### flow/design.v
module system_bus
	#(parameter DATA_WIDTH = 8, 
	parameter ADDR_WIDTH = 14, 
	parameter NO_OF_MASTER = 4, 
	parameter NO_OF_SLAVE = 8,
	parameter [NO_OF_SLAVE*ADDR_WIDTH-1:0] SLAVE_BASE_ADDR = {14'd10, 14'd20, 14'd30, 14'd40, 14'd50, 14'd60, 14'd70, 14'd80}, 
	parameter [NO_OF_SLAVE*ADDR_WIDTH-1:0] SLAVE_END_ADDR = {14'd19, 14'd29, 14'd39, 14'd49, 14'd59, 14'd69, 14'd79, 14'd89}
	) 
	(
	input clk,
	input reset_n,
	input [ADDR_WIDTH*NO_OF_MASTER-1:0]  addr_avm, 
	output [DATA_WIDTH*NO_OF_MASTER-1:0]  readdata_avm,
	input [DATA_WIDTH*NO_OF_MASTER-1:0]  writedata_avm, 
	input [NO_OF_MASTER-1:0]  readen_avm,
	input [NO_OF_MASTER-1:0]  writeen_avm,
	output [NO_OF_MASTER-1:0]  readvalid_avm,
	output [NO_OF_MASTER-1:0]  writevalid_avm,
	input [NO_OF_MASTER-1:0]  waitrequest_avm,
	input [4*NO_OF_MASTER-1:0]priority_no,
	output [ADDR_WIDTH*NO_OF_SLAVE-1:0]  addr_avs,
	input [DATA_WIDTH*NO_OF_SLAVE-1:0]  readdata_avs,
	output [DATA_WIDTH*NO_OF_SLAVE-1:0]  writedata_avs,
	output [NO_OF_SLAVE-1:0]  readen_avs,
	output [NO_OF_SLAVE-1:0]  writeen_avs,
	input [NO_OF_SLAVE-1:0]  readvalid_avs,
	input [NO_OF_SLAVE-1:0]  writevalid_avs,
	output reg [NO_OF_SLAVE-1:0]  waitrequest_avs
	);
	reg [NO_OF_MASTER-1:0] readen_avm_last, writeen_avm_last, readen_avm_reg, writeen_avm_reg;
	reg [NO_OF_MASTER-1:0]  readvalid_avm_reg, readvalid_avm_reg_out, writevalid_avm_reg_out;
	reg [DATA_WIDTH-1:0]  readdata_avm_reg [NO_OF_MASTER-1:0];
	reg [7:0] readvalid_avs_last, writevalid_avs_last;
	reg [DATA_WIDTH-1:0]  readdata_avs_reg [NO_OF_SLAVE-1:0];
	reg [NO_OF_SLAVE-1:0] readvalid_avs_reg;
	reg [NO_OF_SLAVE-1:0] writevalid_avs_reg;
	wire [NO_OF_SLAVE:0] readvalid_avs_reg_x = {1'b0, readvalid_avs_reg};
	wire [NO_OF_SLAVE:0] writevalid_avs_reg_x = {1'b0, writevalid_avs_reg};
	reg [ADDR_WIDTH-1:0] addr_avs_reg [NO_OF_SLAVE-1:0];
	reg [DATA_WIDTH-1:0]  writedata_avs_reg [NO_OF_SLAVE-1:0];
	reg [NO_OF_SLAVE-1:0]  readen_avs_reg, writeen_avs_reg, readen_avs_reg_out, writeen_avs_reg_out;
	wire [ADDR_WIDTH-1:0] addr_avm_wire [NO_OF_MASTER-1:0];
	wire [DATA_WIDTH-1:0] writedata_avm_wire [NO_OF_MASTER-1:0];
	wire [3:0] priority_wire [NO_OF_MASTER-1:0];
	wire [4*NO_OF_MASTER-1:0] priority_no_with_active;
	reg [7:0] free_slaves;
	reg [3:0] last_state_stage_1_2;
	reg [1:0] master_slave_mux_master;
	reg [7:0] slave_master_demux_slave;
	reg [3:0] counter_s_p_master [NO_OF_MASTER-1:0];
	reg [3:0] value_s_p_master [NO_OF_MASTER-1:0];
	reg [7:0] slave_en_flag;
	reg [4:0] s_p_conversion_counter;
	reg [4:0] s_p_conversion_value;
	reg [3:0] s_p_conversion_counter_4;
	reg [3:0] s_p_conversion_value_4;
	reg stage_2_state;
	reg stage_4_state;
	reg [DATA_WIDTH + 2 - 1:0] shift_reg_slave;
	reg [DATA_WIDTH + ADDR_WIDTH + 2-1:0] shift_reg_master;
	reg [3:0] master_enable;
	reg [7:0] last_state_stage_3_4;
	reg [7:0] last_state_stage_3_4_single;
	reg [7:0] slave_active_stage_3;
	wire [31:0] slave_master_priority;
	wire [31:0] slave_master_priority_with_active;
	wire [3:0] master_enable_wire;
	wire m2s_serial_bus,s2m_serial_bus;
	wire [7:0] master_corresponding_slave [3:0];
	wire [3:0] master_active_stage_1;
	reg [3:0] mux_demux_slave_corresponding_master [7:0] ;
	reg [1:0] mux_demux_slave_corresponding_master_2bit [7:0] ;
	reg [2:0] master_corresponding_slave_3bit [NO_OF_MASTER-1:0];
	reg [4:0] counter_s_p_slave [NO_OF_SLAVE-1:0];
	reg [4:0] value_s_p_slave [NO_OF_SLAVE-1:0];
	reg [1:0] state_master_interface [NO_OF_MASTER-1:0];
	reg [1:0] state_slave_interface [NO_OF_SLAVE-1:0];
	reg [7:0] slave_master_mux_slave;
	reg [3:0] slave_master_mux_slave_3b;
	reg [3:0] slave_master_mux_slave_3b_tem;
	reg [3:0] master_releaser_stage;
	reg [7:0] slave_releaser_stage;
	assign master_active_stage_1=(readen_avm_reg | writeen_avm_reg) & (~last_state_stage_1_2) & (~{((master_corresponding_slave[3] & free_slaves) == 8'b0),((master_corresponding_slave[2] & free_slaves) == 8'b0),((master_corresponding_slave[1] & free_slaves) == 8'b0),((master_corresponding_slave[0] & free_slaves) == 8'b0)});
	assign slave_master_priority={priority_wire[mux_demux_slave_corresponding_master_2bit[7]],priority_wire[mux_demux_slave_corresponding_master_2bit[6]],priority_wire[mux_demux_slave_corresponding_master_2bit[5]],priority_wire[mux_demux_slave_corresponding_master_2bit[4]],priority_wire[mux_demux_slave_corresponding_master_2bit[3]],priority_wire[mux_demux_slave_corresponding_master_2bit[2]],priority_wire[mux_demux_slave_corresponding_master_2bit[1]],priority_wire[mux_demux_slave_corresponding_master_2bit[0]]};
	assign readen_avs = readen_avs_reg_out;
	assign writeen_avs = writeen_avs_reg_out;
	assign readvalid_avm=readvalid_avm_reg_out;
	assign writevalid_avm=writevalid_avm_reg_out;
	assign master_enable_wire=master_enable;
	assign m2s_serial_bus=shift_reg_master[DATA_WIDTH + ADDR_WIDTH + 1];
	assign s2m_serial_bus=shift_reg_slave[DATA_WIDTH + 1];
	genvar i, j, k;
	generate
		for ( i=0;i<NO_OF_MASTER;i=i+1)  
			begin : VECTORIZE_INTERFACE_SIGNALS
				assign priority_wire[i]=priority_no[i*4+3:i*4];
				assign addr_avm_wire[i]=addr_avm[(i+1)*ADDR_WIDTH-1:i*ADDR_WIDTH];
				assign writedata_avm_wire[i]=writedata_avm[(i+1)*DATA_WIDTH-1:i*DATA_WIDTH];
			end
		for ( k=0;k<NO_OF_MASTER;k=k+1)  
			begin : ADDRESS_DECODING_0  
				for ( i=0;i<NO_OF_SLAVE;i=i+1)
					begin : ADDRESS_DECODING_1
						assign master_corresponding_slave[k][i]=(addr_avm[ADDR_WIDTH*k-1+ADDR_WIDTH:ADDR_WIDTH*k] >= SLAVE_BASE_ADDR[(i+1)*ADDR_WIDTH-1:i*ADDR_WIDTH])? ((addr_avm[ADDR_WIDTH*k-1+ADDR_WIDTH:ADDR_WIDTH*k] <= SLAVE_END_ADDR[(i+1)*ADDR_WIDTH-1:i*ADDR_WIDTH])? 1'b1:1'b0):1'b0 ;
					end
			end
		for ( i=0;i<NO_OF_MASTER;i=i+1)  
			begin : BIT_CONVERSION_8_3
				always @(*)
					begin
						case(master_corresponding_slave[i])
							8'b00000001:
								begin
									master_corresponding_slave_3bit[i]=3'b000;
								end
							8'b00000010:
								begin
									master_corresponding_slave_3bit[i]=3'b001;
								end
							8'b00000100:
								begin
									master_corresponding_slave_3bit[i]=3'b010;
								end
							8'b00001000:
								begin
									master_corresponding_slave_3bit[i]=3'b011;
								end
							8'b00010000:
								begin
									master_corresponding_slave_3bit[i]=3'b100;
								end
							8'b00100000:
								begin
									master_corresponding_slave_3bit[i]=3'b101;
								end
							8'b01000000:
								begin
									master_corresponding_slave_3bit[i]=3'b110;
								end
							8'b10000000:
								begin
									master_corresponding_slave_3bit[i]=3'b111;
								end
							default:
								begin
									master_corresponding_slave_3bit[i]=3'b00;
								end
						endcase
					end
			end
		for ( i=0;i<NO_OF_MASTER;i=i+1)  
			begin : IDENTIFY_MASTER_REQUEST_DECTING_WITH_EDGE
				always @(posedge clk or negedge reset_n)
					if (~reset_n)
						begin
							readen_avm_reg[i]<=1'b0;
							writeen_avm_reg[i]<=1'b0;
						end
					else
					begin
						case({((~readen_avm_last[i]) & readen_avm[i]), master_releaser_stage[i]})
							2'b10,2'b11:
								begin
									readen_avm_reg[i]<=1'b1;
								end
							2'b01:
								begin
									readen_avm_reg[i]<=1'b0;
								end
							2'b00:
								begin
									readen_avm_reg[i]<=readen_avm_reg[i];
								end
							default:
								begin
									readen_avm_reg[i]<=1'b0;
								end
						endcase
						case({((~writeen_avm_last[i]) & writeen_avm[i]), master_releaser_stage[i]})
							2'b10,2'b11:
								begin
									writeen_avm_reg[i]<=1'b1;
								end
							2'b01:
								begin
									writeen_avm_reg[i]<=1'b0;
								end
							2'b00:
								begin
									writeen_avm_reg[i]<=writeen_avm_reg[i];
								end
							default:
								begin
									writeen_avm_reg[i]<=1'b0;
								end
						endcase
					end
			end
		for ( i=0;i<NO_OF_SLAVE;i=i+1)  
			begin : BIT_CONVERSION_4_2
				always @(*)
					begin
						case(mux_demux_slave_corresponding_master[i])
							4'b0001:
								begin
									mux_demux_slave_corresponding_master_2bit[i]=2'b00;
								end
							4'b0010:
								begin
									mux_demux_slave_corresponding_master_2bit[i]=2'b01;
								end
							4'b0100:
								begin
									mux_demux_slave_corresponding_master_2bit[i]=2'b10;
								end
							4'b1000:
								begin
									mux_demux_slave_corresponding_master_2bit[i]=2'b11;
								end
							default:
								begin
									mux_demux_slave_corresponding_master_2bit[i]=2'b00;
								end
						endcase
					end
			end
		for ( i=0;i<NO_OF_MASTER;i=i+1)  
			begin : DETECT_MASTER_REQUESTS_WITH_PRIORITY
				assign priority_no_with_active[i*4]=priority_no[i*4] & master_active_stage_1[i];
				assign priority_no_with_active[i*4+1]=priority_no[i*4+1] & master_active_stage_1[i];
				assign priority_no_with_active[i*4+2]=priority_no[i*4+2] & master_active_stage_1[i];
				assign priority_no_with_active[i*4+3]=priority_no[i*4+3] & master_active_stage_1[i];
			end
		for ( i=0;i<NO_OF_SLAVE;i=i+1)  
			begin : DETECT_SLAVE_READY_WITH_PRIORITY
				assign slave_master_priority_with_active[i*4]=slave_master_priority[i*4] & slave_active_stage_3[i];
				assign slave_master_priority_with_active[i*4+1]=slave_master_priority[i*4+1] & slave_active_stage_3[i];
				assign slave_master_priority_with_active[i*4+2]=slave_master_priority[i*4+2] & slave_active_stage_3[i];
				assign slave_master_priority_with_active[i*4+3]=slave_master_priority[i*4+3] & slave_active_stage_3[i];
			end
		for (i=0;i<NO_OF_SLAVE;i=i+1)  
			begin : SAMPLE_DATA_FROM_SLAVE_INTERFACE
				assign writedata_avs[(i+1)*DATA_WIDTH-1:i*DATA_WIDTH] = writedata_avs_reg[i];
				assign addr_avs[(i+1)*ADDR_WIDTH-1:i*ADDR_WIDTH]=addr_avs_reg[i]-SLAVE_BASE_ADDR[i];
				always @(posedge clk or negedge reset_n)	
					begin
						if (~reset_n)
							begin
								readvalid_avs_reg[i]<=1'b0;
								writevalid_avs_reg[i]<=1'b0;
								readdata_avs_reg[i]<=8'b0;
								waitrequest_avs[i]<=1'b0;
							end
						else	
							begin
								case ({(readvalid_avs[i] & (~readvalid_avs_last[i])),(writevalid_avs[i] & (~writevalid_avs_last[i]))})
									2'b11:
										begin
											readvalid_avs_reg[i]<=readvalid_avs[i];
											writevalid_avs_reg[i]<=writevalid_avs[i];
											readdata_avs_reg[i]<=readdata_avs[i*8+7:i*8];
											waitrequest_avs[i]<=1'b1;
										end
									2'b10:
										begin
											readvalid_avs_reg[i]<=readvalid_avs[i];
											writevalid_avs_reg[i]<=writevalid_avs[i];
											readdata_avs_reg[i]<=readdata_avs[i*8+7:i*8];
											waitrequest_avs[i]<=1'b1;
										end
									2'b01:
										begin
											readvalid_avs_reg[i]<=readvalid_avs[i];
											writevalid_avs_reg[i]<=writevalid_avs[i];
											readdata_avs_reg[i]<=readdata_avs_reg[i];
											waitrequest_avs[i]<=1'b1;
										end
									2'b00:
										begin
											readvalid_avs_reg[i]<=readvalid_avs_reg[i];
											writevalid_avs_reg[i]<=writevalid_avs_reg[i];
											readdata_avs_reg[i]<=readdata_avs_reg[i];
											waitrequest_avs[i]<=1'b0;
										end
									default:
										begin
											readvalid_avs_reg[i]<=1'b0;
											writevalid_avs_reg[i]<=1'b0;
											readdata_avs_reg[i]<=8'b0;
											waitrequest_avs[i]<=1'b0;
										end
								endcase
							end
					end
			end
		for (j=0;j<NO_OF_SLAVE;j=j+1)  
			begin : SERIAL_TO_PARALLEL_CONVERSION_AT_SLAVE_INTERFACES
				always @(posedge clk or negedge reset_n) 
					begin
						if(~reset_n)
							begin
								counter_s_p_slave[j]<=5'b0;
								value_s_p_slave[j]<=5'b0;	
								state_slave_interface[j]<=2'b0;
								writeen_avs_reg[j] <= 1'b0;
								readen_avs_reg[j] <= 1'b0;
								addr_avs_reg[j]<={ADDR_WIDTH{1'b0}};
								writedata_avs_reg[j]<=8'b0;
								writeen_avs_reg_out[j]<=1'b0;
								readen_avs_reg_out[j] <=1'b0;
							end
						else	
							begin
								case(state_slave_interface[j])
									2'b0:
										begin
											writeen_avs_reg[j] <= writeen_avs_reg[j];
											counter_s_p_slave[j]<=5'b0;
											writedata_avs_reg[j]<=writedata_avs_reg[j];
											addr_avs_reg[j]<=addr_avs_reg[j];
											value_s_p_slave[j]<=value_s_p_slave[j];
											if (slave_en_flag[j])
												begin
													state_slave_interface[j] <=2'b1;
													readen_avs_reg[j] <= m2s_serial_bus;
												end
											else
												begin
													state_slave_interface[j] <=2'b0;
													readen_avs_reg[j] <= 1'b0;
												end
											if (writeen_avs_reg_out[j] & writevalid_avs[j])
												begin
													writeen_avs_reg_out[j]<=1'b0;
												end
											else
												begin
													writeen_avs_reg_out[j]<=writeen_avs_reg_out[j];
												end
											if (readen_avs_reg_out[j] & readvalid_avs[j])
												begin
													readen_avs_reg_out[j] <=1'b0;
												end
											else
												begin
													readen_avs_reg_out[j] <=readen_avs_reg_out[j];
												end		
										end
									2'b01:
										begin
											writeen_avs_reg[j] <= m2s_serial_bus;
											readen_avs_reg[j] <= readen_avs_reg[j];			
											counter_s_p_slave[j]<=5'b0;
											state_slave_interface[j] <=2'b10;			
											writedata_avs_reg[j]<=writedata_avs_reg[j];
											addr_avs_reg[j]<=addr_avs_reg[j];			
											if(readen_avs_reg[j])
												begin
													value_s_p_slave[j]<=ADDR_WIDTH-1'b1;
												end
											else
												begin
													value_s_p_slave[j]<=ADDR_WIDTH+DATA_WIDTH-1'b1;
												end
											if (writeen_avs_reg_out[j] & writevalid_avs[j])
												begin
													writeen_avs_reg_out[j]<=1'b0;
												end
											else
												begin
													writeen_avs_reg_out[j]<=writeen_avs_reg_out[j];
												end
											if (readen_avs_reg_out[j] & readvalid_avs[j])
												begin
													readen_avs_reg_out[j] <=1'b0;
												end
											else
												begin
													readen_avs_reg_out[j] <=readen_avs_reg_out[j];
												end
										end
									2'b10:
										begin
											writeen_avs_reg[j] <= writeen_avs_reg[j];
											readen_avs_reg[j] <= readen_avs_reg[j];
											value_s_p_slave[j]<=value_s_p_slave[j];
											writedata_avs_reg[j]<={writedata_avs_reg[j],addr_avs_reg[j][ADDR_WIDTH-1]};			
											addr_avs_reg[j]<={addr_avs_reg[j],m2s_serial_bus};			
										if(value_s_p_slave[j] == counter_s_p_slave[j] )
											begin
												counter_s_p_slave[j]<=5'd0;
												writeen_avs_reg_out[j]<=writeen_avs_reg[j];
												readen_avs_reg_out[j] <= readen_avs_reg[j];
												state_slave_interface[j] <=2'b0;
											end
										else			
											begin
												counter_s_p_slave[j]<=counter_s_p_slave[j]+5'd1;
												writeen_avs_reg_out[j]<=writeen_avs_reg_out[j];
												readen_avs_reg_out[j] <=readen_avs_reg_out[j];
												state_slave_interface[j] <=2'b10;
											end					
										end
									default:
										begin
											counter_s_p_slave[j]<=5'b0;
											value_s_p_slave[j]<=5'b0;	
											state_slave_interface[j]<=2'b0;
											writeen_avs_reg[j] <= 1'b0;
											readen_avs_reg[j] <= 1'b0;
											addr_avs_reg[j]<={ADDR_WIDTH{1'b0}};
											writedata_avs_reg[j]<=8'b0;
											writeen_avs_reg_out[j]<=1'b0;
											readen_avs_reg_out[j] <=1'b0;
										end		
								endcase
							end
					end
		end
		for (j=0;j<NO_OF_MASTER;j=j+1) 
			begin : SERIAL_TO_PARALLEL_CONVERSION_AT_MASTER_INTERFACES
				assign readdata_avm[(j+1)*DATA_WIDTH-1:j*DATA_WIDTH]=readdata_avm_reg[j];
				always @(posedge clk or negedge reset_n) 
					begin
						if(~reset_n)
							begin
								counter_s_p_master[j]<=4'b0;
								value_s_p_master[j]<=4'b0;	
								state_master_interface[j]<=2'b0;
								readdata_avm_reg[j] <= 8'b0;
								readvalid_avm_reg[j] <= 1'b0;
								readvalid_avm_reg_out[j] <= 1'b0;
								writevalid_avm_reg_out[j] <= 1'b0;
							end
						else	
							begin
								case(state_master_interface[j])
									2'b0:
										begin
											counter_s_p_master[j]<=4'b0;
											value_s_p_master[j]<=value_s_p_master[j];
											readdata_avm_reg[j] <= readdata_avm_reg[j];
											if (master_enable_wire[j])
												begin
													state_master_interface[j] <=2'b1;
												end
											else
												begin
													state_master_interface[j] <=2'b0;
												end
											casex({master_enable_wire[j],(readen_avm[j] | writeen_avm[j] | waitrequest_avm[j])})
												2'b1x:
													begin
														readvalid_avm_reg[j] <= s2m_serial_bus;
														readvalid_avm_reg_out[j] <= 1'b0;
														writevalid_avm_reg_out[j] <= 1'b0;
													end
												2'b01:
													begin
														readvalid_avm_reg[j] <= readvalid_avm_reg[j];
														readvalid_avm_reg_out[j] <= readvalid_avm_reg_out[j];
														writevalid_avm_reg_out[j] <= writevalid_avm_reg_out[j];
													end
												2'b00:
													begin
														readvalid_avm_reg[j] <= 1'b0;
														readvalid_avm_reg_out[j] <= 1'b0;
														writevalid_avm_reg_out[j] <= 1'b0;
													end
												default:
													begin
														readvalid_avm_reg[j] <= 1'b0;
														readvalid_avm_reg_out[j] <= 1'b0;
														writevalid_avm_reg_out[j] <= 1'b0;
													end
											endcase
										end
									2'b01:
										begin
											counter_s_p_master[j]<=4'b0;
											readvalid_avm_reg[j] <= readvalid_avm_reg[j];
											if(readvalid_avm_reg[j])
												begin
													value_s_p_master[j]<=DATA_WIDTH-1'b1;
													state_master_interface[j] <=2'b10;
													writevalid_avm_reg_out[j] <= s2m_serial_bus;
												end
											else													
												begin
													value_s_p_master[j]<=4'd0;
													state_master_interface[j] <=2'b0;
													writevalid_avm_reg_out[j] <= s2m_serial_bus;
												end
											readvalid_avm_reg_out[j] <= 1'b0;
											readdata_avm_reg[j] <= readdata_avm_reg[j];
										end
									2'b10:
										begin
											value_s_p_master[j]<=value_s_p_master[j];
											readvalid_avm_reg[j] <= readvalid_avm_reg[j];
											readdata_avm_reg[j] <= {readdata_avm_reg[j],s2m_serial_bus}; 
											writevalid_avm_reg_out[j] <= 1'b0;
											if(value_s_p_master[j] == counter_s_p_master[j] )
												begin
													counter_s_p_master[j]<=4'd0;
													readvalid_avm_reg_out[j] <= readvalid_avm_reg[j];
													state_master_interface[j] <=2'b0;
												end
											else
												begin
													counter_s_p_master[j]<=counter_s_p_master[j]+4'd1;
													readvalid_avm_reg_out[j] <= 1'b0;
													state_master_interface[j] <=2'b10;
												end	
										end
									default:
										begin
											readdata_avm_reg[j] <= 8'b0;
											counter_s_p_master[j]<=4'b0;
											value_s_p_master[j]<=4'b0;	
											state_master_interface[j]<=2'b0;
											readvalid_avm_reg[j] <= 1'b0;
											readvalid_avm_reg_out[j] <= 1'b0;
											writevalid_avm_reg_out[j] <= 1'b0;
										end
								endcase
							end
					end
		end
	endgenerate
	always @(posedge clk or negedge reset_n)
		begin
			if(~reset_n)
				begin
					readvalid_avs_last<=8'b0;
					writevalid_avs_last<=8'b0;
					readen_avm_last<=8'b0;
					writeen_avm_last<=8'b0;
				end
			else
				begin
					readvalid_avs_last<=readvalid_avs;
					writevalid_avs_last<=writevalid_avs;
					readen_avm_last<=readen_avm;
					writeen_avm_last<=writeen_avm;
				end
		end
	always @(posedge clk or negedge reset_n) 
		begin
			if (~reset_n)
				begin
					master_slave_mux_master <=2'b0;
					slave_master_demux_slave<=8'b0;
					mux_demux_slave_corresponding_master[0] <= 4'b0;
					mux_demux_slave_corresponding_master[1] <= 4'b0;
					mux_demux_slave_corresponding_master[2] <= 4'b0;
					mux_demux_slave_corresponding_master[3] <= 4'b0;
					mux_demux_slave_corresponding_master[4] <= 4'b0;
					mux_demux_slave_corresponding_master[5] <= 4'b0;
					mux_demux_slave_corresponding_master[6] <= 4'b0;
					mux_demux_slave_corresponding_master[7] <= 4'b0;
				end
			else
				begin      
					casex({priority_no_with_active}) 
						16'b1000xxxxxxxxxxxx:
							begin
								master_slave_mux_master <=2'b11;
								slave_master_demux_slave<=master_corresponding_slave[3];
								mux_demux_slave_corresponding_master[master_corresponding_slave_3bit[3]] <= 4'b1000; 
							end
						16'b0xxx1000xxxxxxxx:
							begin
								master_slave_mux_master <=2'b10;
								slave_master_demux_slave<=master_corresponding_slave[2];
								mux_demux_slave_corresponding_master[master_corresponding_slave_3bit[2]] <= 4'b0100;
							end
						16'b0xxx0xxx1000xxxx:
							begin
								master_slave_mux_master <=2'b01;
								slave_master_demux_slave<=master_corresponding_slave[1];
								mux_demux_slave_corresponding_master[master_corresponding_slave_3bit[1]] <= 4'b0010;
							end
						16'b0xxx0xxx0xxx1000:
							begin
								master_slave_mux_master <=2'b0;
								slave_master_demux_slave<=master_corresponding_slave[0];
								mux_demux_slave_corresponding_master[master_corresponding_slave_3bit[0]] <= 4'b0001;
							end
						16'b01000xxx0xxx0xxx:
							begin
								master_slave_mux_master <=2'b11;
								slave_master_demux_slave<=master_corresponding_slave[3];
								mux_demux_slave_corresponding_master[master_corresponding_slave_3bit[3]] <= 4'b1000;
							end
						16'b00xx01000xxx0xxx:
							begin
								master_slave_mux_master <=2'b10;
								slave_master_demux_slave<=master_corresponding_slave[2];
								mux_demux_slave_corresponding_master[master_corresponding_slave_3bit[2]] <= 4'b0100;
							end
						16'b00xx00xx01000xxx:
							begin
								master_slave_mux_master <=2'b01;
								slave_master_demux_slave<=master_corresponding_slave[1];
								mux_demux_slave_corresponding_master[master_corresponding_slave_3bit[1]] <= 4'b0010;
							end
						16'b00xx00xx00xx0100:
							begin
								master_slave_mux_master <=2'b0;
								slave_master_demux_slave<=master_corresponding_slave[0];
								mux_demux_slave_corresponding_master[master_corresponding_slave_3bit[0]] <= 4'b0001;
							end
						16'b001000xx00xx00xx:
							begin
								master_slave_mux_master <=2'b11;
								slave_master_demux_slave<=master_corresponding_slave[3];
								mux_demux_slave_corresponding_master[master_corresponding_slave_3bit[3]] <= 4'b1000;
							end
						16'b000x001000xx00xx:
							begin
								master_slave_mux_master <=2'b10;
								slave_master_demux_slave<=master_corresponding_slave[2];
								mux_demux_slave_corresponding_master[master_corresponding_slave_3bit[2]] <= 4'b0100;
							end
						16'b000x000x001000xx:
							begin
								master_slave_mux_master <=2'b01;
								slave_master_demux_slave<=master_corresponding_slave[1];
								mux_demux_slave_corresponding_master[master_corresponding_slave_3bit[1]] <= 4'b0010;
							end
						16'b000x000x000x0010:
							begin
								master_slave_mux_master <=2'b0;
								slave_master_demux_slave<=master_corresponding_slave[0];
								mux_demux_slave_corresponding_master[master_corresponding_slave_3bit[0]] <= 4'b0001;
							end
						16'b0001000x000x000x:
							begin
								master_slave_mux_master <=2'b11;
								slave_master_demux_slave<=master_corresponding_slave[3];
								mux_demux_slave_corresponding_master[master_corresponding_slave_3bit[3]] <= 4'b1000;
							end
						16'b00000001000x000x:
							begin
								master_slave_mux_master <=2'b10;
								slave_master_demux_slave<=master_corresponding_slave[2];
								mux_demux_slave_corresponding_master[master_corresponding_slave_3bit[2]] <= 4'b0100;
							end
						16'b000000000001000x:
							begin
								master_slave_mux_master <=2'b01;  
								slave_master_demux_slave<=master_corresponding_slave[1];
								mux_demux_slave_corresponding_master[master_corresponding_slave_3bit[1]] <= 4'b0010;
							end
						16'b0000000000000001:
							begin
								master_slave_mux_master <=2'b0;
								slave_master_demux_slave<=master_corresponding_slave[0];
								mux_demux_slave_corresponding_master[master_corresponding_slave_3bit[0]] <= 4'b0001;
							end
						default:
							begin
								master_slave_mux_master <=2'b0;
								slave_master_demux_slave<=8'b0;
							end
					endcase
				end
		end
	always @(posedge clk or negedge reset_n) 
		begin
			if(~reset_n)
				begin
					slave_en_flag <= 8'b0;
					s_p_conversion_counter <= 5'b0;
					s_p_conversion_value<=5'b0;
					shift_reg_master<={(DATA_WIDTH+ADDR_WIDTH+2){1'b0}};
					last_state_stage_1_2<=4'b0;
					stage_2_state<=1'b0;
					free_slaves<=8'hff;
				end
			else
				begin
					case(stage_2_state)
						1'b0:  
							begin
								s_p_conversion_counter <= 5'b0;
								if (writeen_avm[master_slave_mux_master])
									begin
										s_p_conversion_value <= DATA_WIDTH+ADDR_WIDTH+1'b1; 
										shift_reg_master <= {readen_avm[master_slave_mux_master],writeen_avm[master_slave_mux_master] ,writedata_avm_wire[master_slave_mux_master], addr_avm_wire[master_slave_mux_master]};
									end
								else
									begin
										s_p_conversion_value <= ADDR_WIDTH+1'b1;
										shift_reg_master <= {readen_avm[master_slave_mux_master],writeen_avm[master_slave_mux_master] , addr_avm_wire[master_slave_mux_master], {DATA_WIDTH{1'b0}}};
									end
								if(slave_master_demux_slave!=8'b0)  
									begin 
										slave_en_flag <= slave_master_demux_slave;
										last_state_stage_1_2 <= (last_state_stage_1_2 ^ master_releaser_stage) | (1'b1 << master_slave_mux_master);
										stage_2_state <= 1'b1;
										free_slaves <= ((free_slaves|slave_releaser_stage) ^ slave_master_demux_slave);
									end
								else
									begin
										slave_en_flag<=8'b0;
										stage_2_state <= stage_2_state;
										last_state_stage_1_2 <= (last_state_stage_1_2 ^ master_releaser_stage);
										free_slaves <=(free_slaves|slave_releaser_stage);
									end
							end
						1'b1:
							begin
								s_p_conversion_value<=s_p_conversion_value;  
								slave_en_flag<=8'b0;
								last_state_stage_1_2 <= (last_state_stage_1_2 ^ master_releaser_stage);
								free_slaves<=(free_slaves|slave_releaser_stage);
								shift_reg_master<= {shift_reg_master[DATA_WIDTH+ADDR_WIDTH:0],1'b0};
								if(s_p_conversion_counter == s_p_conversion_value)
									begin
										stage_2_state <= 1'b0;
										s_p_conversion_counter <= 5'b0;
									end
								else
									begin
										stage_2_state <= stage_2_state;
										s_p_conversion_counter <= s_p_conversion_counter + 5'b1;
									end
							end
						default:
							begin
								slave_en_flag <= 8'b0;
								s_p_conversion_counter <= 5'b0;
								s_p_conversion_value<=5'b0;
								shift_reg_master<={(DATA_WIDTH+ADDR_WIDTH+2){1'b0}};
								last_state_stage_1_2<=4'b0;
								stage_2_state<=1'b0;
								free_slaves<=8'hff;
							end
					endcase
				end
		end
	always @(posedge clk or negedge reset_n)
		begin 
			if (~reset_n)
				begin
					slave_active_stage_3<=8'b0;
				end
			else
				begin
					slave_active_stage_3<=(slave_active_stage_3|(((~readvalid_avs_last) & readvalid_avs) |  ((~writevalid_avs_last) & writevalid_avs))) & (~last_state_stage_3_4);
				end
		end
	always @(posedge clk or negedge reset_n) 
		begin
			if (~reset_n)
				begin
					slave_master_mux_slave<=8'b0;
					slave_master_mux_slave_3b <= 4'b0;
				end
			else
				begin          
					if ((slave_master_priority_with_active & 32'b11110000000000000000000000000000) == 32'b10000000000000000000000000000000)
						begin
							slave_master_mux_slave<=8'b10000000; slave_master_mux_slave_3b <= 4'b111;
						end
					else if ((slave_master_priority_with_active & 32'b10001111000000000000000000000000) == 32'b00001000000000000000000000000000)
						begin
							slave_master_mux_slave<=8'b01000000; slave_master_mux_slave_3b <= 4'b110;
						end
					else if ((slave_master_priority_with_active & 32'b10001000111100000000000000000000) == 32'b00000000100000000000000000000000)
						begin
							slave_master_mux_slave<=8'b00100000; slave_master_mux_slave_3b <= 4'b101;
						end
					else if ((slave_master_priority_with_active & 32'b10001000100011110000000000000000) == 32'b00000000000010000000000000000000)
						begin
							slave_master_mux_slave<=8'b00010000; slave_master_mux_slave_3b <= 4'b100;
						end
					else if ((slave_master_priority_with_active & 32'b10001000100010001111000000000000) == 32'b00000000000000001000000000000000)
						begin
							slave_master_mux_slave<=8'b00001000; slave_master_mux_slave_3b <= 4'b011;
						end
					else if ((slave_master_priority_with_active & 32'b10001000100010001000111100000000) == 32'b00000000000000000000100000000000)
						begin
							slave_master_mux_slave<=8'b00000100; slave_master_mux_slave_3b <= 4'b010;
						end
					else if ((slave_master_priority_with_active & 32'b10001000100010001000100011110000) == 32'b00000000000000000000000010000000)
						begin
							slave_master_mux_slave<=8'b00000010; slave_master_mux_slave_3b <= 4'b001;
						end
					else if ((slave_master_priority_with_active & 32'b10001000100010001000100010001111) == 32'b00000000000000000000000000001000)
						begin
							slave_master_mux_slave<=8'b00000001; slave_master_mux_slave_3b <= 4'b000;
						end
					else if ((slave_master_priority_with_active & 32'b11111000100010001000100010001000) == 32'b01000000000000000000000000000000)
						begin
							slave_master_mux_slave<=8'b10000000; slave_master_mux_slave_3b <= 4'b111;
						end
					else if ((slave_master_priority_with_active & 32'b11001111100010001000100010001000) == 32'b00000100000000000000000000000000)
						begin
							slave_master_mux_slave<=8'b01000000; slave_master_mux_slave_3b <= 4'b110;
						end
					else if ((slave_master_priority_with_active & 32'b11001100111110001000100010001000) == 32'b00000000010000000000000000000000)
						begin
							slave_master_mux_slave<=8'b00100000; slave_master_mux_slave_3b <= 4'b101;
						end
					else if ((slave_master_priority_with_active & 32'b11001100110011111000100010001000) == 32'b00000000000001000000000000000000)
						begin
							slave_master_mux_slave<=8'b00010000; slave_master_mux_slave_3b <= 4'b100;
						end
					else if ((slave_master_priority_with_active & 32'b11001100110011001111100010001000) == 32'b00000000000000000100000000000000)
						begin
							slave_master_mux_slave<=8'b00001000; slave_master_mux_slave_3b <= 4'b011;
						end
					else if ((slave_master_priority_with_active & 32'b11001100110011001100111110001000) == 32'b00000000000000000000010000000000)
						begin
							slave_master_mux_slave<=8'b00000100; slave_master_mux_slave_3b <= 4'b010;
						end
					else if ((slave_master_priority_with_active & 32'b11001100110011001100110011111000) == 32'b00000000000000000000000001000000)
						begin
							slave_master_mux_slave<=8'b00000010; slave_master_mux_slave_3b <= 4'b001;
						end
					else if ((slave_master_priority_with_active & 32'b11001100110011001100110011001111) == 32'b00000000000000000000000000000100)
						begin
							slave_master_mux_slave<=8'b00000001; slave_master_mux_slave_3b <= 4'b000;
						end
					else if ((slave_master_priority_with_active & 32'b11111100110011001100110011001100) == 32'b00100000000000000000000000000000)
						begin
							slave_master_mux_slave<=8'b10000000; slave_master_mux_slave_3b <= 4'b111;
						end
					else if ((slave_master_priority_with_active & 32'b11101111110011001100110011001100) == 32'b00000010000000000000000000000000)
						begin
							slave_master_mux_slave<=8'b01000000; slave_master_mux_slave_3b <= 4'b110;
						end
					else if ((slave_master_priority_with_active & 32'b11101110111111001100110011001100) == 32'b00000000001000000000000000000000)
						begin
							slave_master_mux_slave<=8'b00100000; slave_master_mux_slave_3b <= 4'b101;
						end
					else if ((slave_master_priority_with_active & 32'b11101110111011111100110011001100) == 32'b00000000000000100000000000000000)
						begin
							slave_master_mux_slave<=8'b00010000; slave_master_mux_slave_3b <= 4'b100;
						end
					else if ((slave_master_priority_with_active & 32'b11101110111011101111110011001100) == 32'b00000000000000000010000000000000)
						begin
							slave_master_mux_slave<=8'b00001000; slave_master_mux_slave_3b <= 4'b011;
						end
					else if ((slave_master_priority_with_active & 32'b11101110111011101110111111001100) == 32'b00000000000000000000001000000000)
						begin
							slave_master_mux_slave<=8'b00000100; slave_master_mux_slave_3b <= 4'b010;
						end
					else if ((slave_master_priority_with_active & 32'b11101110111011101110111011111100) == 32'b00000000000000000000000000100000)
						begin
							slave_master_mux_slave<=8'b00000010; slave_master_mux_slave_3b <= 4'b001;
						end
					else if ((slave_master_priority_with_active & 32'b11101110111011101110111011101111) == 32'b00000000000000000000000000000010)
						begin
							slave_master_mux_slave<=8'b00000001; slave_master_mux_slave_3b <= 4'b000;
						end
					else if ((slave_master_priority_with_active & 32'b11111110111011101110111011101110) == 32'b00010000000000000000000000000000)
						begin
							slave_master_mux_slave<=8'b10000000; slave_master_mux_slave_3b <= 4'b111;
						end
					else if ((slave_master_priority_with_active & 32'b11111111111011101110111011101110) == 32'b00000001000000000000000000000000)
						begin
							slave_master_mux_slave<=8'b01000000; slave_master_mux_slave_3b <= 4'b110;
						end
					else if ((slave_master_priority_with_active & 32'b11111111111111101110111011101110) == 32'b00000000000100000000000000000000)
						begin
							slave_master_mux_slave<=8'b00100000; slave_master_mux_slave_3b <= 4'b101;
						end
					else if ((slave_master_priority_with_active & 32'b11111111111111111110111011101110) == 32'b00000000000000010000000000000000)
						begin
							slave_master_mux_slave<=8'b00010000; slave_master_mux_slave_3b <= 4'b100;
						end
					else if ((slave_master_priority_with_active & 32'b11111111111111111111111011101110) == 32'b00000000000000000001000000000000)
						begin
							slave_master_mux_slave<=8'b00001000; slave_master_mux_slave_3b <= 4'b011;
						end
					else if ((slave_master_priority_with_active & 32'b11111111111111111111111111101110) == 32'b00000000000000000000000100000000)
						begin
							slave_master_mux_slave<=8'b00000100; slave_master_mux_slave_3b <= 4'b010;
						end
					else if ((slave_master_priority_with_active & 32'b11111111111111111111111111111110) == 32'b00000000000000000000000000010000)
						begin
							slave_master_mux_slave<=8'b00000010; slave_master_mux_slave_3b <= 4'b001;
						end
					else if ((slave_master_priority_with_active & 32'b11111111111111111111111111111111) == 32'b00000000000000000000000000000001)
						begin
							slave_master_mux_slave<=8'b00000001; slave_master_mux_slave_3b <= 4'b000;
						end
					else
						begin
							slave_master_mux_slave<=8'b0; slave_master_mux_slave_3b <= 4'b1000;
						end
				end
		end
	always @(posedge clk or negedge reset_n) 
		begin
			if(!reset_n)
				begin
					s_p_conversion_counter_4 <= 4'b0;
					s_p_conversion_value_4 <= 4'b0;
					stage_4_state <= 1'b0;
					shift_reg_slave <= {(DATA_WIDTH + 2){1'b0}}; 
					last_state_stage_3_4<=8'b0;
					last_state_stage_3_4_single<=8'b0;
					master_enable<=4'b0;
					slave_master_mux_slave_3b_tem<=4'b0;
				end
			else
				begin
					case(stage_4_state)
						1'b0:
							begin
								last_state_stage_3_4_single<=8'b0;
								s_p_conversion_counter_4 <= 4'b0;
								if (readvalid_avs_reg_x[slave_master_mux_slave_3b])
									begin
										shift_reg_slave <= {readvalid_avs_reg_x[slave_master_mux_slave_3b], writevalid_avs_reg_x[slave_master_mux_slave_3b], readdata_avs_reg[slave_master_mux_slave_3b]};
										s_p_conversion_value_4 <= DATA_WIDTH+1'b1;
									end
								else
									begin
										shift_reg_slave <= {readvalid_avs_reg_x[slave_master_mux_slave_3b], writevalid_avs_reg_x[slave_master_mux_slave_3b],{DATA_WIDTH{1'b0}}};
										s_p_conversion_value_4 <= 4'd1;
									end
								if(slave_master_mux_slave!=8'b0)
									begin
										stage_4_state <= 1'b1;
										last_state_stage_3_4<=(last_state_stage_3_4^slave_releaser_stage)| (1'b1 << slave_master_mux_slave_3b);
										master_enable<=mux_demux_slave_corresponding_master[slave_master_mux_slave_3b];
									end
								else
									begin
										stage_4_state <= stage_4_state;
										last_state_stage_3_4<=(last_state_stage_3_4^slave_releaser_stage);
										master_enable<=4'b0;
									end
								slave_master_mux_slave_3b_tem<=slave_master_mux_slave_3b;
							end
						1'b1:
							begin
								slave_master_mux_slave_3b_tem<=slave_master_mux_slave_3b_tem;
								master_enable<=4'b0;
								shift_reg_slave[DATA_WIDTH + 1:0] <= {shift_reg_slave[DATA_WIDTH:0],1'b0};
								last_state_stage_3_4<=(last_state_stage_3_4^slave_releaser_stage);
								if(s_p_conversion_counter_4 == s_p_conversion_value_4)
									begin
										stage_4_state <= 1'b0;
										s_p_conversion_counter_4 <= 4'b0;
										last_state_stage_3_4_single<=(1'b1 << slave_master_mux_slave_3b_tem);
									end
								else
									begin
										stage_4_state <= stage_4_state;
										s_p_conversion_counter_4 <= s_p_conversion_counter_4 + 4'b1;
										last_state_stage_3_4_single<=8'b0;
									end
							end
					endcase
				end
		end
		always @(posedge clk or negedge reset_n)  
			begin
				if (~reset_n)
					begin
						master_releaser_stage<=4'b0;
						slave_releaser_stage<=8'b0;
					end
				else
					begin
						case(last_state_stage_3_4_single)
							8'b10000000:
								begin
									master_releaser_stage<=mux_demux_slave_corresponding_master[7];
									slave_releaser_stage<=8'b10000000;
								end
							8'b01000000:
								begin
									master_releaser_stage<=mux_demux_slave_corresponding_master[6];
									slave_releaser_stage<=8'b01000000;
								end
							8'b00100000:
								begin
									master_releaser_stage<=mux_demux_slave_corresponding_master[5];
									slave_releaser_stage<=8'b00100000;
								end
							8'b00010000:
								begin
									master_releaser_stage<=mux_demux_slave_corresponding_master[4];
									slave_releaser_stage<=8'b00010000;
								end
							8'b00001000:
								begin
									master_releaser_stage<=mux_demux_slave_corresponding_master[3];
									slave_releaser_stage<=8'b00001000;
								end
							8'b00000100:
								begin
									master_releaser_stage<=mux_demux_slave_corresponding_master[2];
									slave_releaser_stage<=8'b00000100;
								end
							8'b00000010:
								begin
									master_releaser_stage<=mux_demux_slave_corresponding_master[1];
									slave_releaser_stage<=8'b00000010;
								end
							8'b00000001:
								begin
									master_releaser_stage<=mux_demux_slave_corresponding_master[0];
									slave_releaser_stage<=8'b00000001;
								end
							default:
								begin
									master_releaser_stage<=4'b0;
									slave_releaser_stage<=8'b0;
								end
						endcase		
					end
			end
endmodule
### flow/run.sh
#!/bin/bash
# the make line also repeats each setting of config.mk as NAME=value (left out here)
make -C /OpenROAD-flow-scripts/flow DESIGN_CONFIG=/design/flow/config.mk WORK_HOME=/design/flow/orfs CLKGATE_MAP_FILE= finish
### flow/config.mk
export PLATFORM = sky130hd
export DESIGN_NAME = system_bus
export DESIGN_NICKNAME = system_bus
export VERILOG_FILES = /design/flow/design.v
export SDC_FILE = /design/flow/constraint.sdc
export NUM_CORES = 4
export LEC_CHECK = 0
export ABC_AREA = 1
export CAP_MARGIN = 25
export CELL_PAD_IN_SITES_DETAIL_PLACEMENT = 0
export CELL_PAD_IN_SITES_GLOBAL_PLACEMENT = 0
export CORE_ASPECT_RATIO = 0.85
export CORE_MARGIN = 2
export CORE_UTILIZATION = 58
export CTS_CLUSTER_SIZE = 72
export HOLD_SLACK_MARGIN = 0.3
export PLACE_DENSITY = 0.67
export SLEW_MARGIN = 15
export TNS_END_PERCENT = 5
### flow/constraint.sdc
create_clock -name core_clock -period 2.39 [get_ports {clk}]
set_input_delay 0.4780 -clock core_clock [delete_from_list [all_inputs] [get_ports {clk}]]
set_output_delay 0.4780 -clock core_clock [all_outputs]
set_load 0.01 [all_outputs]
==> flow_summary.json, run 1 <==
{
  "outcome": "failed layout checks",
  "check.faults": "setup timing",
  "final-seq-area_um2": 16600,
  "share_of_the_yosys_chip_area_belonging_to_registers_pct": 48.9,
  "min_period_over_period_pct": 121,
  "startpoint_type": "register",
  "worst_hold_path.num_cells": 1,
  "leakagePower_nw": 22.5,
  "dp.cells": 5769,
  "r2r-end": "slave_master_mux_slave_3b[3]",
  "r2r_setup_slack_ns": -0.47,
  "numSynthFlops": 660,
  "pwr-share-clk_pct": 38.6,
  "grt_first_pass_wirelength_mm": 185,
  "swShare_pct": 27.6,
  "cell_class_contributing_the_biggest_share_of_worst_path_delay": "simple AND/OR/NAND/NOR gates",
  "total_number_of_placement_rows": 81,
  "tritoncts": "done",
  "first_global_vias": 33886,
  "yosys_area_um2": 33900,
  "crit_type": "reg2out",
  "synth-cells-yosys": 4150,
  "busiest_layer": "met2",
  "cts.path.max_buffers": 3,
  "synth-edff-count": 0,
  "crit_path_end_kind": "primary output",
  "timing.reg2reg.worst_path_depth": 19,
  "grt_max_degree": 92,
  "place.gp.congestion": 1.03,
  "maxPowerGroup": "sequential cells",
  "arrival_worst_endpoint_ns": 2.41,
  "mappedNetlistArea_um2": 33900,
  "final-max-slew-violation-count": 0,
  "timing.rr.start": "mux_demux_slave_corresponding_master[5][0]",
  "cp.required_ns": 1.91,
  "cts.sink_count": 660,
  "worst_setup_path_endpoint": "addr_avs[69]",
  "drc": 0,
  "total_power_mw": 26.5,
  "detailroute.via_count": 35029,
  "htree_num_levels": 2,
  "yosys.area.top_type": "sky130_fd_sc_hd__dfrtp_1",
  "average_vias_per_placed_instance": 5.91,
  "yosys.cell_count.top_type": "sky130_fd_sc_hd__nand2_1",
  "slew_headroom_pct": 38.6,
  "yosysUniqueCellTypes": 64,
  "port-buffer-count": 437,
  "stage_delay_of_the_slowest_cell_on_the_critical_path_ns": 0.40,
  "yosysTopAreaCellShare_pct": 47.3,
  "intPower_mw": 19.2,
  "powerComb_mw": 4.04,
  "violation_count_after_the_first_detailed_route_iteration": 4066,
  "drt_pre_antenna_iters": 8,
  "finalWorstSetupSlack_ns": -0.496,
  "synthesis.nets": 4364,
  "ant_nets": 0,
  "synthesis.area_per_instance_um2": 8.16,
  "crit_path_cell_trace": "nor2_2 -> nand2_2 -> nor3_4 -> nand3_2 -> nor3_4 -> nand3_2 -> nor3_2 -> xor2_1 -> buf_2",
  "min-delay-start": "readvalid_avs[7]",
  "grt.total_usage_pct": 38.9,
  "floorplanUtilization_pct": 58.8,
  "p_clk_mw": 10.2,
  "antenna_violations_before_repair": 5,
  "ys_sh_simple_pct": 26.3,
  "ys_dominant_reg_cell": "sky130_fd_sc_hd__dfrtp_1",
  "worst_clock_skew_ns": 0.0444,
  "critical_path.slowest_cell": "sky130_fd_sc_hd__dfrtp_1",
  "root_buffer": "sky130_fd_sc_hd__clkbuf_16",
  "stage_log_warnings": 30,
  "crit_path_start": "addr_avs_reg[4][1]",
  "grt_use_met3_pct": 6.80,
  "clock_pin_slew_reported_for_the_worst_setup_and_hold_paths_after_clock_tree_synthesis_ns": 0.07,
  "netlist_top_cells_area": "sky130_fd_sc_hd__dfrtp_1 47%, sky130_fd_sc_hd__nand2_1 7.8%, sky130_fd_sc_hd__inv_1 5.8%, sky130_fd_sc_hd__nand3_1 5.6%, sky130_fd_sc_hd__o21ai_0 5.1%",
  "global_route.usage.met1_pct": 53.5,
  "dieArea_um2": 60300,
  "areaGrowthSynthToFinish_pct": 38.5,
  "timing.hold.worst_endpoint": "readvalid_avs_last[7]",
  "post_synthesis_instance_total": 4150,
  "routed_wire_length_per_instance_um": 20.1,
  "grt_util_met2_pct": 61.8,
  "num_cts_buffers": 61,
  "post-dp-hpwl_mm": 87.8,
  "wirelength_mm": 119,
  "maxCapViolCount": 0,
  "num-fill-cells": 3610,
  "pwr-share-seq_pct": 46.1,
  "worst_slew_pin_slew_ns": 0.920,
  "post_synth_ao_oa_area_fraction_pct": 12.2,
  "preCtsSetupSlack_ns": -1.10,
  "logic_area_um2": 15700,
  "synth.area.mux_share_pct": 1.60,
  "global_route.overflow_total": 0,
  "power.share.combinational_pct": 15.3,
  "ys_sh_xor_pct": 2.41,
  "finalCoreUtilization_pct": 81.5,
  "fp.dieW_um": 266,
  "nets": 5341,
  "most_frequent_cells_after_synthesis": "704 x sky130_fd_sc_hd__nand2_1, 640 x sky130_fd_sc_hd__dfrtp_1, 523 x sky130_fd_sc_hd__inv_1",
  "power.density_nw_per_um2": 565,
  "critical_path_cell_count": 9,
  "core_um2": 57600,
  "setup-violations-final": 65,
  "yosysWarnings": 14,
  "boundaryPins": 438,
  "clock_insertion_delay_worst_skew_ns": 0.66,
  "grt_setup_unrepaired": "yes",
  "worstPathBufferInverterCount": 1,
  "async_reset_ff_share_pct": 100,
  "critical_path_peak_fanout": 2,
  "adder_share_pct": 0.591,
  "max_freq_mhz": 346,
  "worst_case_vdd_ir_drop_mv": 0.651,
  "final_non_filler_cell_total": 5930,
  "switching_power_mw": 7.32,
  "die_h_um": 227,
  "post_synth_main_logic_family": "simple AND/OR/NAND/NOR gates",
  "hold_viol_final": 0,
  "hold_path_class": "in2reg",
  "pg_seq_mw": 12.2,
  "finalCriticalPeriod_ns": 2.89
}
## metal layers
| layer | wire length (um) | share of wire (%) |
|---|---|---|
| met4 | 4930 | 4.1 |
| met2 | 55200 | 46 |
| met5 | 46 | 0.039 |
| met1 | 47900 | 40 |
| met3 | 11400 | 9.5 |
## per-stage QoR
step | hold slack, ns | cell area [um^2] | TNS (ns)
after global placement | 0.398 | 43200 | -49.36
after global routing | 0.350 | 46900 | -28.42
after floorplan | 0.182 | 33900 | -3.82
final | 0.348 | 46900 | -17.69
after detailed placement | 0.400 | 43200 | -51.61
after CTS | 0.321 | 45700 | -17.65
## final cells by class
class	count	share of cell area, %
antenna	3	0.0160
clock buffer	91	3.75
clock inverter	25	0.792
inverter	564	4.56
multi-input combinational	2781	33.6
sequential	660	35.3
tap	747	1.99
timing repair buffer	1059	20.0
## what timing repair did
| action | CTS | global route |
|---|---|---|
| pin swaps | 24 | 88 |
| hold buffers | 3 | 0 |
| endpoints found under the hold margin | 549 | 0 |
| setup endpoints to repair | 81 | 87 |
| setup buffers | 6 | 32 |
| cloned | 0 | 1 |
| resized | 173 | 284 |
==> run 2, diff against run 1 <==
ABC_AREA = 0   (was 1)
CAP_MARGIN = 20   (was 25)
CELL_PAD_IN_SITES_GLOBAL_PLACEMENT = 2   (was 0)
CORE_ASPECT_RATIO = 0.76   (was 0.85)
CORE_UTILIZATION = 23   (was 58)
CTS_CLUSTER_DIAMETER = 282   (was unset)
CTS_CLUSTER_SIZE = unset   (was 72)
GPL_ROUTABILITY_DRIVEN = 0   (was unset)
GPL_TIMING_DRIVEN = 0   (was unset)
HOLD_SLACK_MARGIN = 0.27   (was 0.3)
MAX_ROUTING_LAYER = met4   (was unset)
MIN_ROUTING_LAYER = met1   (was unset)
PLACE_DENSITY = 0.6   (was 0.67)
SETUP_SLACK_MARGIN = 0.15   (was unset)
SLEW_MARGIN = 20   (was 15)
TNS_END_PERCENT = 70   (was 5)
clock period = 6.91 ns   (was 2.39 ns; I/O delays follow)
==> run 2 against run 1 <==
  * Now clean on timing, DRC and antenna
  * Worst hold slack gained 0.070 ns
  * Routed wire length increased by 0.39%
  * Combinational power fell by 56%
  * Flip-flop count unchanged
  * Synthesized area shrank 5.8%
  * Cell count decreased by 1.7%
  * Sequential share of layout area up 4.7 points
  * Total power decreased by 60%
  * Critical path type is now in2reg
  * Largest cell class unchanged
==> flow_summary.json, run 2 <==
{
  "hold_path_class": "reg2reg",
  "synth.area.mux_share_pct": 3.97,
  "postCtsSetupRepairBufs": 0,
  "pwr-share-clk_pct": 41.0,
  "areaGrowthSynthToFinish_pct": 29.7,
  "critical_path.slowest_cell": "sky130_fd_sc_hd__a2bb2oi_1",
  "boundaryPins": 438,
  "yosys.area.top_type": "sky130_fd_sc_hd__dfrtp_1",
  "num_cts_buffers": 80,
  "grt_first_pass_wirelength_mm": 179,
  "drc": 0,
  "die_h_um": 329,
  "yosys.cell_count.top_type": "sky130_fd_sc_hd__nand2_1",
  "pwr-share-seq_pct": 42.3,
  "cp.required_ns": 7.46,
  "most_frequent_cells_after_synthesis": "845 x sky130_fd_sc_hd__nand2_1, 640 x sky130_fd_sc_hd__dfrtp_1, 265 x sky130_fd_sc_hd__nand3_1",
  "share_of_the_yosys_chip_area_belonging_to_registers_pct": 51.9,
  "p_clk_mw": 4.32,
  "crit_type": "in2reg",
  "grt.total_usage_pct": 17.1,
  "antenna_violations_before_repair": 11,
  "r2r-end": "mux_demux_slave_corresponding_master[3][2]",
  "mappedNetlistArea_um2": 31900,
  "routed_wire_length_per_instance_um": 20.6,
  "port-buffer-count": 427,
  "worst_case_vdd_ir_drop_mv": 0.152,
  "r2r_setup_slack_ns": 2.66,
  "synth-cells-yosys": 3423,
  "async_reset_ff_share_pct": 100,
  "ys_sh_simple_pct": 25.0,
  "nets": 4155,
  "ys_sh_xor_pct": 2.94,
  "drt_pre_antenna_iters": 8,
  "grt_max_degree": 88,
  "power.density_nw_per_um2": 255,
  "startpoint_type": "input port",
  "detailroute.via_count": 27167,
  "fp.dieW_um": 431,
  "clock_insertion_delay_worst_skew_ns": 0.67,
  "min_period_over_period_pct": 77.0,
  "total_power_mw": 10.5,
  "critical_path_cell_count": 12,
  "worst_slew_pin_slew_ns": 1.06,
  "synthesis.area_per_instance_um2": 9.31,
  "timing.hold.worst_endpoint": "slave_active_stage_3[2]",
  "stage_delay_of_the_slowest_cell_on_the_critical_path_ns": 0.70,
  "maxPowerGroup": "sequential cells",
  "yosysUniqueCellTypes": 101,
  "max_freq_mhz": 188,
  "setup-violations-final": 0,
  "intPower_mw": 7.31,
  "yosys_area_um2": 31900,
  "post_cts_resize_count": 0,
  "cts_hold_buffers": 0,
  "ys_dominant_reg_cell": "sky130_fd_sc_hd__dfrtp_1",
  "floorplanUtilization_pct": 23.1,
  "critical_path_peak_fanout": 10,
  "post_synthesis_instance_total": 3423,
  "cts.sink_count": 660,
  "swShare_pct": 30.6,
  "timing.reg2reg.worst_path_depth": 12,
  "slew_headroom_pct": 29.0,
  "numSynthFlops": 660,
  "average_vias_per_placed_instance": 4.66,
  "tritoncts": "done",
  "maxCapViolCount": 0,
  "htree_num_levels": 3,
  "core_um2": 138000,
  "num-fill-cells": 14474,
  "switching_power_mw": 3.22,
  "cell_class_contributing_the_biggest_share_of_worst_path_delay": "AND-OR/OR-AND gates",
  "netlist_top_cells_area": "sky130_fd_sc_hd__dfrtp_1 50%, sky130_fd_sc_hd__nand2_1 9.9%, sky130_fd_sc_hd__nand3_1 4.2%, sky130_fd_sc_hd__o21ai_0 2.7%, sky130_fd_sc_hd__nor2_1 2.6%",
  "post_synth_ao_oa_area_fraction_pct": 12.2,
  "wirelength_mm": 120,
  "leakagePower_nw": 18.6,
  "root_buffer": "sky130_fd_sc_hd__clkbuf_16",
  "global_route.overflow_total": 0,
  "crit_path_start": "addr_avm[50]",
  "arrival_worst_endpoint_ns": 5.87,
  "crit_path_cell_trace": "clkdlybuf4s50_1 -> nor4_1 -> nand2_1 -> nor3_1 -> clkbuf_1 -> a32oi_1 -> o2111ai_1 -> o32a_1 -> a2bb2oi_1 -> nor2_1 -> a221oi_4 -> mux2_4",
  "power.share.combinational_pct": 16.8,
  "post-dp-hpwl_mm": 91.0,
  "crit_path_end_kind": "register",
  "worst_setup_path_endpoint": "mux_demux_slave_corresponding_master[3][2]",
  "yosysWarnings": 14,
  "finalCriticalPeriod_ns": 5.32,
  "dieArea_um2": 142000,
  "yosysTopAreaCellShare_pct": 50.2,
  "ant_nets": 0,
  "clock_pin_slew_reported_for_the_worst_setup_and_hold_paths_after_clock_tree_synthesis_ns": 0.06,
  "worst_hold_path.num_cells": 1,
  "final-max-slew-violation-count": 0,
  "worstPathBufferInverterCount": 2,
  "post_synth_main_logic_family": "simple AND/OR/NAND/NOR gates",
  "hold_viol_final": 0,
  "stage_log_warnings": 26,
  "cts.path.max_buffers": 3,
  "outcome": "timing/DRC/antenna clean",
  "fin_setup_tns_ns": 0,
  "synth-edff-count": 0,
  "min-delay-start": "last_state_stage_3_4[2]",
  "worst_clock_skew_ns": 0.0325,
  "powerComb_mw": 1.77,
  "total_number_of_placement_rows": 119,
  "pg_seq_mw": 4.45,
  "grt_setup_unrepaired": "no",
  "synthesis.nets": 3637,
  "adder_share_pct": 0.628,
  "timing.rr.start": "free_slaves[6]",
  "first_global_vias": 26818,
  "violation_count_after_the_first_detailed_route_iteration": 2233
}
run 2: cell type report:
| cell class | count | area [um^2] | share of cell area (%) |
|---|---|---|---|
| antenna | 9 | 22.5 | 0.0545 |
| buffer | 183 | 747 | 1.81 |
| clock buffer | 111 | 2270 | 5.49 |
| clock inverter | 34 | 378 | 0.914 |
| inverter | 93 | 349 | 0.844 |
| multi-input combinational | 2487 | 14300 | 34.5 |
| sequential | 660 | 16500 | 40.0 |
| tap | 1815 | 2270 | 5.49 |
| timing repair buffer | 436 | 4500 | 10.9 |
run 2: routing by layer:
metal / global-route usage (%) / up-vias / wire length (um)
li1: - / 12938 / -
met1: 24.8 / 13492 / 59200
met2: 24.5 / 613 / 52300
met3: 3.33 / 124 / 6390
met4: 3.65 / 0 / 2040
met5: - / - / 0
run 2: per-stage QoR:
stage | worst slack [ns] | instance area [um^2] | instances | hold WS [ns] | utilization, %
4_1_cts | 1.66 | 41300 | 5819 | 0.422 | 29.9
6_report | 1.59 | 41300 | 5828 | 0.418 | 30.0
3_5_place_dp | 0.939 | 38700 | 5674 | 0.412 | 28.0
2_1_floorplan | 2.68 | 31900 | 3423 | 0.383 | -
3_3_place_gp | -28.74 | 38400 | 5665 | 0.413 | 27.8
5_1_grt | 1.28 | 41300 | 5824 | 0.446 | 29.9
==> run 3, diff against run 2 <==
ABC_AREA = 1   (was 0)
CELL_PAD_IN_SITES_DETAIL_PLACEMENT = unset   (was 0)
CELL_PAD_IN_SITES_GLOBAL_PLACEMENT = unset   (was 2)
CORE_ASPECT_RATIO = unset   (was 0.76)
CORE_UTILIZATION = 72   (was 23)
CTS_CLUSTER_DIAMETER = 396   (was 282)
CTS_CLUSTER_SIZE = 99   (was unset)
GPL_ROUTABILITY_DRIVEN = unset   (was 0)
GPL_TIMING_DRIVEN = unset   (was 0)
HOLD_SLACK_MARGIN = unset   (was 0.27)
MAX_ROUTING_LAYER = unset   (was met4)
MIN_ROUTING_LAYER = unset   (was met1)
PLACE_DENSITY = 0.37   (was 0.6)
SETUP_SLACK_MARGIN = -0.18   (was 0.15)
TNS_END_PERCENT = 5   (was 70)
clock period = 3.07 ns   (was 6.91 ns; I/O delays follow)
==> run 3 against run 2 <==
  * The flow now stops in global routing (5_1_grt)
  * Synthesized cell count rose by 21%
  * Synthesized area rose by 6.2%
  * Die area fell by 66%
==> flow_summary.json, run 3 <==
{
  "fp.dieW_um": 221,
  "cts.path.max_buffers": 3,
  "yosysUniqueCellTypes": 64,
  "root_buffer": "sky130_fd_sc_hd__clkbuf_16",
  "htree_num_levels": 1,
  "adder_share_pct": 0.591,
  "die_h_um": 221,
  "yosys_area_um2": 33900,
  "floorplanUtilization_pct": 72.9,
  "grt.total_usage_pct": 80.6,
  "share_of_the_yosys_chip_area_belonging_to_registers_pct": 48.9,
  "num_cts_buffers": 10,
  "global_route.overflow_total": 9,
  "outcome": "did not finish",
  "core_um2": 46500,
  "boundaryPins": 438,
  "mappedNetlistArea_um2": 33900,
  "async_reset_ff_share_pct": 100,
  "yosys.cell_count.top_type": "sky130_fd_sc_hd__nand2_1",
  "netlist_top_cells_area": "sky130_fd_sc_hd__dfrtp_1 47%, sky130_fd_sc_hd__nand2_1 7.8%, sky130_fd_sc_hd__inv_1 5.8%, sky130_fd_sc_hd__nand3_1 5.6%, sky130_fd_sc_hd__o21ai_0 5.1%",
  "total_number_of_placement_rows": 79,
  "stage_where_the_run_ended": "global routing (5_1_grt)",
  "ys_sh_simple_pct": 26.3,
  "placed_cell_area_um2": 41400,
  "port-buffer-count": 437,
  "cts.sink_count": 660,
  "synth-edff-count": 0,
  "synthesis.area_per_instance_um2": 8.16,
  "post_synth_ao_oa_area_fraction_pct": 12.2,
  "place.gp.congestion": 1.06,
  "post_synthesis_instance_total": 4150,
  "ys_dominant_reg_cell": "sky130_fd_sc_hd__dfrtp_1",
  "synth-cells-yosys": 4150,
  "post_synth_main_logic_family": "simple AND/OR/NAND/NOR gates",
  "numSynthFlops": 660,
  "yosys.area.top_type": "sky130_fd_sc_hd__dfrtp_1",
  "dieArea_um2": 48800,
  "error_that_stopped_the_run": "[ERROR GRT-0232] Routing congestion too high. Check the congestion heatmap in the GUI.",
  "synthesis.nets": 4364,
  "ys_sh_xor_pct": 2.41,
  "most_frequent_cells_after_synthesis": "704 x sky130_fd_sc_hd__nand2_1, 640 x sky130_fd_sc_hd__dfrtp_1, 523 x sky130_fd_sc_hd__inv_1",
  "yosysTopAreaCellShare_pct": 47.3,
  "yosysWarnings": 14,
  "post-dp-hpwl_mm": 94.5,
  "synth.area.mux_share_pct": 1.60
}
## run 3: metal layers
layer	GRT usage, %	GRT overflow
met5	51.4	2
met4	77.9	1
met1	79.5	0
met3	70.6	4
met2	93.5	2
## run 3: what timing repair did
action                                  in CTS
resized                                     31
hold buffers                                 1
endpoints found under the setup margin      14
hold endpoints to repair                    49
setup buffers                                1
pin swaps                                    5
## run 3: through the flow
stage	std cells	total power [mW]	worst slack [ns]	hold slack (ns)
floorplan	4150	10.7	0.411	0.318
global placement	5440	12.2	-0.429	0.402
detailed placement	5440	12.4	-0.561	0.415
CTS	5458	15.3	-0.417	0.445
==> run 4, diff against run 3 <==
ABC_AREA = unset   (was 1)
CTS_CLUSTER_DIAMETER = unset   (was 396)
CTS_CLUSTER_SIZE = 69   (was 99)
PLACE_DENSITY = unset   (was 0.37)
PLACE_DENSITY_LB_ADDON = 0.0   (was unset)
SETUP_SLACK_MARGIN = -0.37   (was -0.18)
TNS_END_PERCENT = unset   (was 5)
clock period = 4.18 ns   (was 3.07 ns; I/O delays follow)
==> run 4 against run 3 <==
  * The flow again stops in global routing (5_1_grt)
  * Synthesized area decreased by 5.8%
  * Die area fell by 5.7%
  * Synthesized cell count is 18% lower
==> flow_summary.json, run 4 <==
{
  "stage_where_the_run_ended": "global routing (5_1_grt)",
  "synthesis.nets": 3637,
  "post_synth_main_logic_family": "simple AND/OR/NAND/NOR gates",
  "ys_dominant_reg_cell": "sky130_fd_sc_hd__dfrtp_1",
  "async_reset_ff_share_pct": 100,
  "yosys.area.top_type": "sky130_fd_sc_hd__dfrtp_1",
  "outcome": "did not finish",
  "root_buffer": "sky130_fd_sc_hd__clkbuf_16",
  "floorplanUtilization_pct": 72.6,
  "post_cts_resize_count": 0,
  "boundaryPins": 438,
  "htree_num_levels": 3,
  "ys_sh_simple_pct": 25.0,
  "adder_share_pct": 0.628,
  "yosys_area_um2": 31900,
  "yosys.cell_count.top_type": "sky130_fd_sc_hd__nand2_1",
  "dieArea_um2": 46000,
  "ys_sh_xor_pct": 2.94,
  "fp.dieW_um": 214,
  "netlist_top_cells_area": "sky130_fd_sc_hd__dfrtp_1 50%, sky130_fd_sc_hd__nand2_1 9.9%, sky130_fd_sc_hd__nand3_1 4.2%, sky130_fd_sc_hd__o21ai_0 2.7%, sky130_fd_sc_hd__nor2_1 2.6%",
  "global_route.overflow_total": 7,
  "yosysWarnings": 14,
  "share_of_the_yosys_chip_area_belonging_to_registers_pct": 51.9,
  "cts.path.max_buffers": 3,
  "die_h_um": 214,
  "core_um2": 43900,
  "port-buffer-count": 437,
  "synth.area.mux_share_pct": 3.97,
  "synth-cells-yosys": 3423,
  "grt.total_usage_pct": 78.8,
  "cts.sink_count": 660,
  "post-dp-hpwl_mm": 78.4,
  "error_that_stopped_the_run": "[ERROR GRT-0232] Routing congestion too high. Check the congestion heatmap in the GUI.",
  "preCtsSetupSlack_ns": -0.401,
  "place.gp.congestion": 1.06,
  "post_synthesis_instance_total": 3423,
  "most_frequent_cells_after_synthesis": "845 x sky130_fd_sc_hd__nand2_1, 640 x sky130_fd_sc_hd__dfrtp_1, 265 x sky130_fd_sc_hd__nand3_1",
  "cts_hold_buffers": 0,
  "total_number_of_placement_rows": 77,
  "mappedNetlistArea_um2": 31900,
  "yosysUniqueCellTypes": 101,
  "post_synth_ao_oa_area_fraction_pct": 12.2,
  "postCtsSetupRepairBufs": 0,
  "yosysTopAreaCellShare_pct": 50.2,
  "numSynthFlops": 660,
  "num_cts_buffers": 66,
  "synth-edff-count": 0,
  "synthesis.area_per_instance_um2": 9.31
}
## run 4: per-stage QoR
| step | power [mW] | std cells | setup TNS (ns) | hold slack (ns) | area (um^2) |
|---|---|---|---|---|---|
| CTS | 16.8 | 4593 | 0 | 0.326 | 40200 |
| detailed placement | 10.2 | 4477 | -8.87 | 0.419 | 37900 |
| global placement | 10.0 | 4477 | -5.01 | 0.400 | 37900 |
| floorplan | 8.88 | 3423 | 0 | 0.383 | 31900 |
## run 4: metal layers
metal / track usage, % / overflow
met5: 41.3 / 0
met4: 74.4 / 4
met3: 67.4 / 0
met2: 92.8 / 3
met1: 79.3 / 0
Power figures rest on the tool's default switching activity, not on a simulated workload.
